==> sierra: inputs <==
Design CORDICNCO, start of the top module:
module CORDICNCO (
    clk_i,
    rst_i,
    val_i,
    phase_inc_i,
    cos_o,
    sin_o,
    val_o
    );
    parameter                   ODAT_W              = 16;
    parameter                   P_INC_W             = 16;
    parameter                   ITER_NUM            = 16;
    parameter                   EN_SIN_N            = 0;
    localparam  [P_INC_W-1:0]   ANGLE_270_DEGREE    = 3<<(P_INC_W-2);
    localparam  [P_INC_W-1:0]   ANGLE_180_DEGREE    = 1<<(P_INC_W-1);
    localparam  [P_INC_W-1:0]   ANGLE_90_DEGREE     = 1<<(P_INC_W-2);
    localparam [15:0] INIT_VALUE = 16'h4CCC;
    input                           clk_i;
    input                           rst_i;
    input                           val_i;
    input           [P_INC_W-1:0]   phase_inc_i;
    output  reg     [ODAT_W-1:0]    cos_o;
    output  reg     [ODAT_W-1:0]    sin_o;
    output  reg                     val_o;
    wire    [P_INC_W-1:0]           precompAngle[ODAT_W-1:0];
    wire    [ODAT_W-1:0]            x_pipe[ITER_NUM:0];
    wire    [ODAT_W-1:0]            y_pipe[ITER_NUM:0];
    wire    [ITER_NUM:0]            val_pipe;
    reg     [P_INC_W-1:0]           phase_diff_pipe[ITER_NUM-1:0];
    reg     [1:0]                   sc_sign_pipe[ITER_NUM-1:0];
    reg     [P_INC_W-1:0]           phase_accumulator;
    reg     [P_INC_W-1:0]           current_phase;
    reg     [1:0]                   sc_sign_prev;
    reg     [1:0]                   sc_sign;
    reg     [2:0]                   val_sr;
    genvar  g;
    integer i;
    assign  x_pipe[0]   = INIT_VALUE;
    assign  y_pipe[0]   = INIT_VALUE;
    assign  val_pipe[0] = val_sr[2];
always @(posedge clk_i or posedge rst_i) begin
    if (rst_i) begin
        phase_accumulator   <= {P_INC_W{1'b0}};
    end else if (val_i) begin
        phase_accumulator   <= phase_accumulator + phase_inc_i;
    end
end
  ...
make LEC_CHECK=0 CAP_MARGIN=20 CORE_MARGIN=2 CORE_UTILIZATION=40 CTS_CLUSTER_DIAMETER=294 HOLD_SLACK_MARGIN=0.18 SLEW_MARGIN=20 finish   # period 4.0 ns
run.sh (not shown) runs the stock make flow with config.mk's settings and CLKGATE_MAP_FILE=.
==> nickel (differences from sierra) <==
ABC_AREA = 0   (was not set)
CAP_MARGIN = 0   (was 20)
CELL_PAD_IN_SITES_DETAIL_PLACEMENT = 1   (was not set)
CELL_PAD_IN_SITES_GLOBAL_PLACEMENT = 0   (was not set)
CORE_ASPECT_RATIO = 0.67   (was not set)
CORE_MARGIN = 4   (was 2)
CORE_UTILIZATION = 51   (was 40)
CTS_CLUSTER_DIAMETER = 63   (was 294)
CTS_CLUSTER_SIZE = 31   (was not set)
GPL_ROUTABILITY_DRIVEN = 0   (was not set)
GPL_TIMING_DRIVEN = 1   (was not set)
HOLD_SLACK_MARGIN = -0.08   (was 0.18)
MAX_ROUTING_LAYER = met4   (was not set)
MIN_ROUTING_LAYER = met2   (was not set)
PLACE_DENSITY_LB_ADDON = 0.05   (was not set)
SETUP_SLACK_MARGIN = 0.84   (was not set)
SLEW_MARGIN = 5   (was 20)
TNS_END_PERCENT = 25   (was not set)
==> flow/constraint.sdc (replaced) <==
create_clock -name core_clock -period 6.2 [get_ports {clk_i}]
set_input_delay 1.2400 -clock core_clock [delete_from_list [all_inputs] [get_ports {clk_i}]]
set_output_delay 1.2400 -clock core_clock [all_outputs]
set_load 0.01 [all_outputs]
==> raven (differences from sierra) <==
CAP_MARGIN = 10   (was 20)
CELL_PAD_IN_SITES_GLOBAL_PLACEMENT = 0   (was not set)
CORE_ASPECT_RATIO = 1.03   (was not set)
CORE_UTILIZATION = 72   (was 40)
CTS_CLUSTER_DIAMETER = 267   (was 294)
CTS_CLUSTER_SIZE = 24   (was not set)
GPL_ROUTABILITY_DRIVEN = 1   (was not set)
HOLD_SLACK_MARGIN = not set   (was 0.18)
MAX_ROUTING_LAYER = met4   (was not set)
PLACE_DENSITY = 0.35   (was not set)
SETUP_SLACK_MARGIN = 0.07   (was not set)
SLEW_MARGIN = 0   (was 20)
TNS_END_PERCENT = 70   (was not set)
==> flow/constraint.sdc (replaced) <==
create_clock -name core_clock -period 1.24 [get_ports {clk_i}]
set_input_delay 0.2480 -clock core_clock [delete_from_list [all_inputs] [get_ports {clk_i}]]
set_output_delay 0.2480 -clock core_clock [all_outputs]
set_load 0.01 [all_outputs]
==> impl.org <==
* Implementation run

** Global routing
- Met2 GRT Util :: 31.8%

** Routing
- Antenna cell count :: 1
- For this run, the detailed router reports a per-instance via density of 5.30.

** Timing
- Final Cycle Share :: 94.0%
- Setup violations, final :: 0
- Worst rel slew slack :: approximately 33%

** Setup path
- Looking at the reg2reg group, the worst path starts from cordic_pipe[6].cordic_rotation_inst.Y_o[11].

** Finish
- Nets :: 7443

** Run status
- The flow ran to the end and the layout has no timing, DRC or antenna violations.
# the run above: sierra

==> impl.org <==
* Implementation run

** Routing
- Vias per inst :: 8.34
- The repair_antennas step left the layout with diodes totalling 30.

** Setup path
- All stages included, the depth of the critical timing path comes to 13.
- Launching point of the worst reg2reg path :: cordic_pipe[3].cordic_rotation_inst.X_o[5]

** Run status
- The run finished with no timing, DRC or antenna violations.

** Pwr
- Combinational cells account for 49.0% of the total power.
- The analysis attributes to cell leakage a power of 26.7 nW.

** Timing
- In the final report, the number of hold violations comes to 0.
- Final Cycle Share :: approximately 79%
- In this run the tightest slew margin relative to its limit is approximately 3.5%.

** Global routing
- Routing resource usage on met2 recorded by global route was 52.1%.

** Finish
- Nets :: 7348
# the run above: nickel

==> impl.org <==
* Implementation run

** Logic synthesis
- Summed instance area of the synthesized netlist :: 57200 um^2
- For reference, the top cells by count after synthesis are 749 x sky130_fd_sc_hd__nor2_1, 742 x sky130_fd_sc_hd__dfxtp_1, 693 x sky130_fd_sc_hd__ha_1, 516 x sky130_fd_sc_hd__a21oi_1, 462 x sky130_fd_sc_hd__xnor2_1.
- Flip-flop and latch count after synthesis :: 814
- Post-synthesis sequential area ratio :: ~29%
- The most common cell in the synthesized netlist is sky130_fd_sc_hd__nor2_1.
- Number of warnings issued by yosys :: 21
- Summing the areas of all compound-gate instances in the mapped netlist gives 20.1% of the synthesized area.
- Count of flip-flops with a built-in enable after synthesis :: 0
- In this run, the synthesized area fraction spent on adder and majority cells is recorded as 16.6%.
- Per the synth stats, the proportion of register bits with asynchronous set or reset is approximately 8.8%.

** Floorplan
- The floorplan step defined a core boundary enclosing between 70000 and 80000 um^2.
- According to the floorplan log, the row count is 104.
- Die W :: about 280 um

** Run status
- The run stopped with a tool error.
- It got as far as 3_5_place_dp and failed there.
- Error that ended the run :: [ERROR DPL-0038] Utilization greater than 100%, impossible to legalize
# the run above: raven


* * *

==> job 5609: inputs <==
==> flow/design.v <==
`timescale 1ns / 1ps
module CORDICROT
#(	parameter   ODAT_W	= 16,
	parameter   SHIFT		= 1)
(
	input	Clk_i,
	input	Rst_i,
	input	signed  [ODAT_W-1:0]	X_i,
	input	signed  [ODAT_W-1:0]	Y_i,
	input	Val_i,
	input	Sign_i,
	output	reg	signed	[ODAT_W-1:0]	X_o,
	output	reg	signed	[ODAT_W-1:0]	Y_o,
	output	reg	Val_o
);
    wire    [ODAT_W-1:0]    shiftedInX;
    wire    [ODAT_W-1:0]    shiftedInY;
    assign  shiftedInX    =   X_i >>> SHIFT;
    assign  shiftedInY    =   Y_i >>> SHIFT;
always @(posedge Clk_i) begin
    if (Rst_i) begin
        Val_o	<= 1'b0;
    end else if	(Val_i)	begin
        Val_o	<= Val_i;
    end	else	begin
		Val_o	<=	1'b0;
	end
end
always @(posedge Clk_i) begin
    if (Rst_i) begin
        X_o   <= {ODAT_W{1'b0}};
        Y_o   <= {ODAT_W{1'b0}};
    end else if (Val_i) begin
        if (Sign_i) begin
            X_o   <= X_i + shiftedInY;
            Y_o   <= Y_i - shiftedInX; 
        end else begin
            X_o   <= X_i - shiftedInY;
            Y_o   <= Y_i + shiftedInX;
        end
    end
end
endmodule
module CORDICNCO (
    clk_i,
    rst_i,
    val_i,
    phase_inc_i,
    cos_o,
    sin_o,
    val_o
    );
    parameter                   ODAT_W              = 16;
    parameter                   P_INC_W             = 16;
    parameter                   ITER_NUM            = 16;
    parameter                   EN_SIN_N            = 0;
    localparam  [P_INC_W-1:0]   ANGLE_270_DEGREE    = 3<<(P_INC_W-2);
    localparam  [P_INC_W-1:0]   ANGLE_180_DEGREE    = 1<<(P_INC_W-1);
    localparam  [P_INC_W-1:0]   ANGLE_90_DEGREE     = 1<<(P_INC_W-2);
    localparam [15:0] INIT_VALUE = 16'h4CCC;
    input                           clk_i;
    input                           rst_i;
    input                           val_i;
    input           [P_INC_W-1:0]   phase_inc_i;
    output  reg     [ODAT_W-1:0]    cos_o;
    output  reg     [ODAT_W-1:0]    sin_o;
    output  reg                     val_o;
    wire    [P_INC_W-1:0]           precompAngle[ODAT_W-1:0];
    wire    [ODAT_W-1:0]            x_pipe[ITER_NUM:0];
    wire    [ODAT_W-1:0]            y_pipe[ITER_NUM:0];
    wire    [ITER_NUM:0]            val_pipe;
    reg     [P_INC_W-1:0]           phase_diff_pipe[ITER_NUM-1:0];
    reg     [1:0]                   sc_sign_pipe[ITER_NUM-1:0];
    reg     [P_INC_W-1:0]           phase_accumulator;
    reg     [P_INC_W-1:0]           current_phase;
    reg     [1:0]                   sc_sign_prev;
    reg     [1:0]                   sc_sign;
    reg     [2:0]                   val_sr;
    genvar  g;
    integer i;
    assign  x_pipe[0]   = INIT_VALUE;
    assign  y_pipe[0]   = INIT_VALUE;
    assign  val_pipe[0] = val_sr[2];
always @(posedge clk_i or posedge rst_i) begin
    if (rst_i) begin
        phase_accumulator   <= {P_INC_W{1'b0}};
    end else if (val_i) begin
        phase_accumulator   <= phase_accumulator + phase_inc_i;
    end
end
assign precompAngle [0] = 16'd8190;   
assign precompAngle [1] = 16'd4834;    
assign precompAngle [2] = 16'd2554;    
assign precompAngle [3] = 16'd1296;    
assign precompAngle [4] = 16'd650;     
assign precompAngle [5] = 16'd325;     
assign precompAngle [6] = 16'd162;     
assign precompAngle [7] = 16'd81;     
assign precompAngle [8] = 16'd40;      
assign precompAngle [9] = 16'd20;      
assign precompAngle [10] = 16'd10;     
assign precompAngle [11] = 16'd5;      
assign precompAngle [12] = 16'd2;      
assign precompAngle [13] = 16'd1;      
assign precompAngle [14] = 16'd0;      
assign precompAngle [15] = 16'd0;      
always @(posedge clk_i or posedge rst_i) begin
    if (rst_i) begin
        current_phase   <= {P_INC_W{1'b0}};
        sc_sign         <= 2'b0;
    end else begin
        if (phase_accumulator > ANGLE_270_DEGREE) begin
            current_phase   <= {P_INC_W{1'b0}} - phase_accumulator;
            sc_sign         <= 2'b10;
        end else if (phase_accumulator > ANGLE_180_DEGREE) begin
            current_phase   <= phase_accumulator - ANGLE_180_DEGREE;
            sc_sign         <= 2'b11;
        end else if (phase_accumulator > ANGLE_90_DEGREE) begin
            current_phase   <= ANGLE_180_DEGREE - phase_accumulator;
            sc_sign         <= 2'b01;
        end else begin
            current_phase   <= phase_accumulator;
            sc_sign         <= 2'b00;
        end
    end
end
always @(posedge clk_i or posedge rst_i) begin
    if (rst_i) begin
        val_sr <= 3'b0;
    end else begin
        val_sr <= {val_sr[1:0], val_i};
    end
end
always @(posedge clk_i) begin
    phase_diff_pipe[0]  <= current_phase - precompAngle[0];
    sc_sign_pipe[0]     <= sc_sign;
    for(i=1; i<ITER_NUM; i=i+1) begin
        sc_sign_pipe[i] <= sc_sign_pipe[i-1];
        if (phase_diff_pipe[i-1][P_INC_W-1]) begin
            phase_diff_pipe[i] <= phase_diff_pipe[i-1] + precompAngle[i];
        end else begin
            phase_diff_pipe[i] <= phase_diff_pipe[i-1] - precompAngle[i];
        end
    end
end
generate
    for (g = 0; g < ITER_NUM; g = g + 1) begin : cordic_pipe
        CORDICROT #(
            .ODAT_W     (ODAT_W),
            .SHIFT      (g+1)
        ) cordic_rotation_inst (
            .Clk_i      (clk_i),
            .Rst_i      (rst_i),
            .X_i        (x_pipe[g]),
            .Y_i        (y_pipe[g]),
            .Val_i      (val_pipe[g]),
            .Sign_i     (phase_diff_pipe[g][P_INC_W-1]),
            .X_o        (x_pipe[g+1]),
            .Y_o        (y_pipe[g+1]),
            .Val_o      (val_pipe[g+1])
            );
    end
endgenerate
generate 
    if (EN_SIN_N) begin
        always @(posedge clk_i or posedge rst_i) begin
            if (rst_i) begin
                sin_o       <= {ODAT_W{1'b0}};
            end else begin
                if (sc_sign_prev[1]) begin
                    sin_o   <=  y_pipe[ITER_NUM];
                end else begin
                    sin_o   <= ~y_pipe[ITER_NUM] + {{(ODAT_W-1){1'b0}}, 1'b1};
                end
            end
        end
    end else begin
        always @(posedge clk_i or posedge rst_i) begin
            if (rst_i) begin
                sin_o       <= {ODAT_W{1'b0}};
            end else begin
                if (sc_sign_prev[1]) begin
                    sin_o   <= ~y_pipe[ITER_NUM] + {{(ODAT_W-1){1'b0}}, 1'b1};
                end else begin
                    sin_o   <=  y_pipe[ITER_NUM];
                end
            end
        end
    end
endgenerate
always @(posedge clk_i or posedge rst_i) begin
    if (rst_i) begin
        cos_o           <= {ODAT_W{1'b0}};
        sc_sign_prev    <= 2'b0;
        val_o           <= 1'b0;
    end else begin
        if (sc_sign_prev[0]) begin
            cos_o   <= ~x_pipe[ITER_NUM] + {{(ODAT_W-1){1'b0}}, 1'b1};
        end else begin
            cos_o   <= x_pipe[ITER_NUM];
        end
        sc_sign_prev    <= sc_sign_pipe[ITER_NUM-1];
        val_o           <= val_pipe[ITER_NUM];
    end
end
endmodule
==> flow/run.sh <==
#!/bin/bash
# the make line also repeats each setting of config.mk as NAME=value (left out here)
make -C /OpenROAD-flow-scripts/flow DESIGN_CONFIG=/design/flow/config.mk WORK_HOME=/design/flow/orfs CLKGATE_MAP_FILE= finish
==> flow/config.mk <==
export PLATFORM = sky130hd
export DESIGN_NAME = CORDICNCO
export DESIGN_NICKNAME = CORDICNCO
export VERILOG_FILES = /design/flow/design.v
export SDC_FILE = /design/flow/constraint.sdc
export NUM_CORES = 4
export LEC_CHECK = 0
export CAP_MARGIN = 20
export CORE_MARGIN = 2
export CORE_UTILIZATION = 66
export SLEW_MARGIN = 20
==> flow/constraint.sdc <==
create_clock -name core_clock -period 3.24 [get_ports {clk_i}]
set_input_delay 0.6480 -clock core_clock [delete_from_list [all_inputs] [get_ports {clk_i}]]
set_output_delay 0.6480 -clock core_clock [all_outputs]
set_load 0.01 [all_outputs]
==> job 3185: changes against job 5609 <==
--- a/flow/config.mk
+++ b/flow/config.mk
@@ -5,7 +5,10 @@
 export SDC_FILE = /design/flow/constraint.sdc
 export NUM_CORES = 4
 export LEC_CHECK = 0
-export CAP_MARGIN = 20
+export ABC_AREA = 1
+export CAP_MARGIN = 15
 export CORE_MARGIN = 2
-export CORE_UTILIZATION = 66
+export CORE_UTILIZATION = 72
+export CTS_CLUSTER_DIAMETER = 206
+export CTS_CLUSTER_SIZE = 16
 export SLEW_MARGIN = 20
==> flow/constraint.sdc (replaced) <==
create_clock -name core_clock -period 3.08 [get_ports {clk_i}]
set_input_delay 0.6160 -clock core_clock [delete_from_list [all_inputs] [get_ports {clk_i}]]
set_output_delay 0.6160 -clock core_clock [all_outputs]
set_load 0.01 [all_outputs]
==> job 5732: changes against job 5609 <==
--- a/flow/config.mk
+++ b/flow/config.mk
@@ -7,5 +7,7 @@
 export LEC_CHECK = 0
 export CAP_MARGIN = 20
 export CORE_MARGIN = 2
-export CORE_UTILIZATION = 66
+export CORE_UTILIZATION = 57
+export CTS_CLUSTER_SIZE = 58
+export SETUP_SLACK_MARGIN = -0.29
 export SLEW_MARGIN = 20
==> flow/constraint.sdc (replaced) <==
create_clock -name core_clock -period 2.81 [get_ports {clk_i}]
set_input_delay 0.5620 -clock core_clock [delete_from_list [all_inputs] [get_ports {clk_i}]]
set_output_delay 0.5620 -clock core_clock [all_outputs]
set_load 0.01 [all_outputs]
==> comparison table <==
| item | job 5732 | job 5609 | job 3185 |
|---|---|---|---|
| Pin count of the biggest net entering global routing | 70 | 150 | 99 |
| Clock buffer and inverter area fraction after layout | 4.64% | 4.94% | 2.33% |
| Cell count along the critical path | 12 | 12 | 17 |
| Synth Cell Area | 57200 µm² | 57200 µm² | 60500 µm² |
| Slew of the pin with the lowest slew margin | 1.04 ns | 0.991 ns | 0.946 ns |
| Placement Cell Area | 67100 µm² | 61300 µm² | 62800 µm² |
| Worst setup skew after layout | 0.0240 ns | 0.0312 ns | 0.0323 ns |
| Maximum fanout encountered on the critical timing path | 3 | 3 | 4 |
| Die Area | 103000 µm² | 89000 µm² | 86400 µm² |
| Non-Clock Inverter Count | 329 | 329 | 1271 |
| Comb area | 40200 µm² | 39500 µm² | 38800 µm² |
| GRT Overall Usage | 29.5% | 31.7% | 37.4% |
| Simple-Gate Fraction of Synth Area | 14.8% | 14.8% | 22.4% |
| Routed wire length on met2 | 77.9 mm | 72.1 mm | 79.9 mm |
| Top area contributor share | 26.0% | 26.0% | 24.6% |
| Net count, final | 8484 | 7751 | 9546 |
| VDD IR-drop max | 0.000974 V | 0.00103 V | 0.000711 V |
| Minimum clock period after layout | 3.57 ns | 3.60 ns | 2.97 ns |
| GR Layer Usage met2 | 53.6% | 56.8% | 66.3% |
| Worst endpoint required time | 3.38 ns | 3.78 ns | 3.64 ns |
| Area of the synthesized netlist per yosys stat | 57200 µm² | 57200 µm² | 60500 µm² |
| Result of the run | failed layout checks | failed layout checks | finished clean |
| Reasons for failing layout checks | setup timing | setup timing | - |
| Comb. pwr | 0.0275 W | 0.0211 W | 0.0272 W |
| Final Instance Count excl. Fillers | 9107 | 8214 | 9888 |
| Number of antenna violations at the first check in global routing | 2 | 2 | 1 |
No activity file was given, so power comes from the tool's default toggle rates.
